==> inputs of ember <==
==> flow/design.v (excerpt) <==
module vedic_mult8_reg (
  input  wire        clk,
  input  wire [7:0]  a,
  input  wire [7:0]  b,
  output reg  [15:0] p
);
==> flow/config.mk <==
export PLATFORM = sky130hd
export DESIGN_NAME = vedic_mult8_reg
export DESIGN_NICKNAME = vedic_mult8_reg
export VERILOG_FILES = /design/flow/design.v
export SDC_FILE = /design/flow/constraint.sdc
export NUM_CORES = 4
export LEC_CHECK = 0
export CAP_MARGIN = 35
export CORE_MARGIN = 2
export CORE_UTILIZATION = 68
export CTS_CLUSTER_DIAMETER = 90
export GPL_ROUTABILITY_DRIVEN = 1
export GPL_TIMING_DRIVEN = 1
export HOLD_SLACK_MARGIN = -0.08
export SETUP_SLACK_MARGIN = -0.09
export SLEW_MARGIN = 20
==> flow/constraint.sdc <==
create_clock -name core_clock -period 4.68 [get_ports {clk}]
set_input_delay 0.9360 -clock core_clock [delete_from_list [all_inputs] [get_ports {clk}]]
set_output_delay 0.9360 -clock core_clock [all_outputs]
set_load 0.01 [all_outputs]
run.sh (not shown) runs the stock make flow with config.mk's settings and CLKGATE_MAP_FILE=.
==> cedar: changes against ember <==
- CAP_MARGIN: 35 -> 20
- CORE_UTILIZATION: 68 -> 21
- CTS_CLUSTER_DIAMETER: 90 -> unset
- GPL_ROUTABILITY_DRIVEN: 1 -> unset
- GPL_TIMING_DRIVEN: 1 -> unset
- HOLD_SLACK_MARGIN: -0.08 -> unset
- SETUP_SLACK_MARGIN: -0.09 -> unset
==> flow/constraint.sdc (replaced) <==
create_clock -name core_clock -period 4.95 [get_ports {clk}]
set_input_delay 0.9900 -clock core_clock [delete_from_list [all_inputs] [get_ports {clk}]]
set_output_delay 0.9900 -clock core_clock [all_outputs]
set_load 0.01 [all_outputs]
==> results <==
ember finished but fails on setup timing. cedar reached the layout checks and failed them: setup timing. Against cedar, the maximum frequency of ember is lower by 3.9%. In area after synthesis, ember and cedar do not differ. Setup slack: ember is lower than cedar (0.47 ns). In ember the register-to-register slack is lower than in cedar, by 0.47 ns. Against ember, the sequential power of cedar is lower by about 6%.
==> figures <==
| metric | cedar | ember |
|---|---|---|
| Setup TNS Final | -0.01172 ns | -2.654 ns |
| Status | complete, but fails checks | complete, but fails checks |
| Violated checks | setup timing | setup timing |
| Vias in the first global route | 2571 | 3219 |
| Share of the clock period used by the worst path after layout | 100.2% | 110.3% |
| Detail Route met2 WL | 3857 microns | 5568 microns |
| Met1 Usage GRT | 10.52% | 35.18% |
| Clock skew after layout | 0.004228 ns | 0.006861 ns |
| Max-slew headroom | 77.02% | 66.40% |
| Initial DRC Count | 63 | 309 |
| Hold Crit Endpoint | p[0] | p[1] |
| CTS root buffer | clkbuf_16 | clkbuf_8 |

========
==> inputs of trial 84 <==
vedic_mult8_reg again, from the RTL that the note above started with.
Design vedic_mult8_reg, start of the top module:
module vedic_mult8_reg (
  input  wire        clk,
  input  wire [7:0]  a,
  input  wire [7:0]  b,
  output reg  [15:0] p
);
Settings: LEC_CHECK=0, ABC_AREA=1, CAP_MARGIN=20, CORE_MARGIN=2, CORE_UTILIZATION=40, MAX_ROUTING_LAYER=met4, MIN_ROUTING_LAYER=met2, SETUP_SLACK_MARGIN=-0.29, SLEW_MARGIN=10, TNS_END_PERCENT=45; clock period 4.99 ns.
==> trial 94 (differences from trial 84) <==
ABC_AREA = unset   (was 1)
CAP_MARGIN = 5   (was 20)
CORE_UTILIZATION = 72   (was 40)
CTS_CLUSTER_SIZE = 15   (was unset)
MAX_ROUTING_LAYER = unset   (was met4)
MIN_ROUTING_LAYER = unset   (was met2)
SETUP_SLACK_MARGIN = unset   (was -0.29)
SLEW_MARGIN = 20   (was 10)
TNS_END_PERCENT = unset   (was 45)
==> flow/constraint.sdc (replaced) <==
create_clock -name core_clock -period 2.87 [get_ports {clk}]
set_input_delay 0.5740 -clock core_clock [delete_from_list [all_inputs] [get_ports {clk}]]
set_output_delay 0.5740 -clock core_clock [all_outputs]
set_load 0.01 [all_outputs]
==> build 60 (differences from trial 84) <==
ABC_AREA = unset   (was 1)
CORE_UTILIZATION = 68   (was 40)
MAX_ROUTING_LAYER = unset   (was met4)
MIN_ROUTING_LAYER = unset   (was met2)
SETUP_SLACK_MARGIN = -0.31   (was -0.29)
SLEW_MARGIN = 20   (was 10)
TNS_END_PERCENT = unset   (was 45)
==> flow/constraint.sdc (replaced) <==
create_clock -name core_clock -period 4.66 [get_ports {clk}]
set_input_delay 0.9320 -clock core_clock [delete_from_list [all_inputs] [get_ports {clk}]]
set_output_delay 0.9320 -clock core_clock [all_outputs]
set_load 0.01 [all_outputs]
==> trial 86 (differences from trial 84) <==
ABC_AREA = 0   (was 1)
CAP_MARGIN = 35   (was 20)
CORE_UTILIZATION = 66   (was 40)
MAX_ROUTING_LAYER = unset   (was met4)
MIN_ROUTING_LAYER = unset   (was met2)
SETUP_SLACK_MARGIN = 1.17   (was -0.29)
SLEW_MARGIN = 20   (was 10)
TNS_END_PERCENT = unset   (was 45)
==> flow/constraint.sdc (replaced) <==
create_clock -name core_clock -period 4.4 [get_ports {clk}]
set_input_delay 0.8800 -clock core_clock [delete_from_list [all_inputs] [get_ports {clk}]]
set_output_delay 0.8800 -clock core_clock [all_outputs]
set_load 0.01 [all_outputs]
==> summary.txt <==
run metrics: Top Usage Layer GRT=met2, stop err=[ERROR GRT-0232] Routing congestion too high. Check the congestion heatmap in the GUI., root buf cell=clkbuf_8, run status=did not finish, Exit stage=global routing, yosys xor share=0.0621, # Cells Yosys=about 350, Init Core Util=0.687, Adder Share, Synth=0.415
The numbers above come from trial 86.

==> summary.txt <==
run metrics: run status=failed layout checks, Fail Reasons=setup timing, worst setup margin=-340 ps, Top Usage Layer GRT=met2, final setup violation count=7, clock-net power=0.275 mW, # Cells Yosys=351, Adder Share, Synth=0.415, root buf cell=clkbuf_8, worst rel slew slack=0.751
The numbers above come from build 60.

==> summary.txt <==
run metrics: Inverters=approximately 140, yosys xor share=0.0532, run status=no timing/DRC/antenna violations, Adder Share, Synth=0.392, Top Usage Layer GRT=met3, # Cells Yosys=around 460, clock-net power=0.221 mW, Init Core Util=0.416, DR WL met2=3.90 mm, clk_skew=12.5 ps, R2R setup slack=140 ps, Sequential Power=0.348 mW
The numbers above come from trial 84.

==> summary.txt <==
run metrics: # Cells Yosys=351, Synth mux share=0, Init Core Util=0.745, Exit stage=detailed placement, Adder Share, Synth=0.415, yosys xor share=0.0621, run status=did not finish, gp weighted congestion=0.874, ys flop type=dfxtp_1, stop err=[ERROR DPL-0033] detailed placement checks failed during check placement.
The numbers above come from trial 94.

No activity file was given, so power comes from the tool's default toggle rates.
